## wallace_mul
module wallace_mul(input [15:0] a, input [15:0] b, output [32:0] out, input clk);
wire [30:0] m[0:15];
reg [30:0] m15_1,m15_2,m15_3;
reg [30:0] u[14:0];
reg [31:0] v[14:0];
reg [31:0] v10_1,v12_2,v12_1;
reg [31:0] temp;
reg [31:0] temp_v;
genvar q,k,i,j;
assign m[0] = b[0] == 0 ? 31'b0 : {15'b0,a};
assign m[1] = b[1] == 0 ? 31'b0 : {14'b0,a,1'b0};
assign m[2] = b[2] == 0 ? 31'b0 : {13'b0,a,2'b0};
assign m[3] = b[3] == 0 ? 31'b0 : {12'b0,a,3'b0};
assign m[4] = b[4] == 0 ? 31'b0 : {11'b0,a,4'b0};
assign m[5] = b[5] == 0 ? 31'b0 : {10'b0,a,5'b0};
assign m[6] = b[6] == 0 ? 31'b0 : {9'b0,a,6'b0};
assign m[7] = b[7] == 0 ? 31'b0 : {8'b0,a,7'b0};
assign m[8] = b[8] == 0 ? 31'b0 : {7'b0,a,8'b0};
assign m[9] = b[9] == 0 ? 31'b0 : {6'b0,a,9'b0};
assign m[10] = b[10] == 0 ? 31'b0 : {5'b0,a,10'b0};
assign m[11] = b[11] == 0 ? 31'b0 : {4'b0,a,11'b0};
assign m[12] = b[12] == 0 ? 31'b0 : {3'b0,a,12'b0};
assign m[13] = b[13] == 0 ? 31'b0 : {2'b0,a,13'b0};
assign m[14] = b[14] == 0 ? 31'b0 : {1'b0,a,14'b0};
assign m[15] = b[15] == 0 ? 31'b0 : {a,15'b0};
generate    for(q=0; q<=14; q=q+1) begin
                  always @ ( posedge clk )
                        v[q][0] <= 0;
            end
endgenerate
generate    for(k=0; k<=12; k=k+3) begin
                  for(q=0; q<=30; q=q+1) begin
                  always @ ( posedge clk ) begin
                        u[k][q] <= m[k][q] ^ m[k+1][q] ^ m[k+2][q];
  ...
Size in the first run: roughly 1700 cells after synthesis, ~720 flip-flops, ~66 I/O pins, roughly 24000 µm² of cells after synthesis.
Settings: LEC_CHECK=0, ABC_AREA=0, CAP_MARGIN=0, CORE_MARGIN=3, CORE_UTILIZATION=17, GPL_ROUTABILITY_DRIVEN=0, HOLD_SLACK_MARGIN=-0.01, MAX_ROUTING_LAYER=met4, PLACE_DENSITY=0.47, SLEW_MARGIN=40; clock period 4.4 ns.
run.sh (not shown) runs the stock make flow with config.mk's settings and CLKGATE_MAP_FILE=.
Next try:
Settings changed: ABC_AREA 0 to default, CAP_MARGIN 0 to 20, CORE_MARGIN 3 to 2, CORE_UTILIZATION 17 to 66, GPL_ROUTABILITY_DRIVEN 0 to default, HOLD_SLACK_MARGIN -0.01 to default, PLACE_DENSITY 0.47 to default, SETUP_SLACK_MARGIN from default to 0.49, SLEW_MARGIN 40 to 20.
Clock period 4.4 ns to 4.13 ns, I/O delays scaled along.
After rerunning: The changed run produced a clean layout. Total power rises by 12%. Area after synthesis stays the same. Wire length goes down by 5.6%. Hold slack improves by 0.0099 ns. Global-route usage came out higher by 18 points.
Next try:
Settings changed: CAP_MARGIN 20 to 0, CELL_PAD_IN_SITES_GLOBAL_PLACEMENT from default to 3, CORE_UTILIZATION 66 to 40, CTS_CLUSTER_DIAMETER from default to 136, PLACE_DENSITY_LB_ADDON from default to 0.19, SETUP_SLACK_MARGIN 0.49 to default, TNS_END_PERCENT from default to 65.
Clock period 4.13 ns to 3.71 ns, I/O delays scaled along.
Die area climbs by about 60%.
Via count went down by about 3%.
Global-route usage drops by 9.8 points.
First-iteration DRC count rises by about 2.2%.
Wire length went down by about 1.4%.
Cell area rises by about 0.55%.
Cell count rose by 14%.
Next try:
Settings changed: CAP_MARGIN 0 to 20, CELL_PAD_IN_SITES_GLOBAL_PLACEMENT 3 to default, CTS_CLUSTER_DIAMETER 136 to default, MAX_ROUTING_LAYER met4 to default, PLACE_DENSITY from default to 0.6, PLACE_DENSITY_LB_ADDON 0.19 to default, TNS_END_PERCENT 65 to default.
Clock period 3.71 ns to 4.25 ns, I/O delays scaled along.
What happened: The changed run completed with no timing, DRC or antenna violations; cell area fell by 2.3%; wire length fell by 4.3%; worst setup slack improves by 0.19 ns; first-iteration DRC count fell by 10%; via count fell by 1.2%; clock-buffer cell count fell by 1.
Power figures rest on the tool's default switching activity, not on a simulated workload.
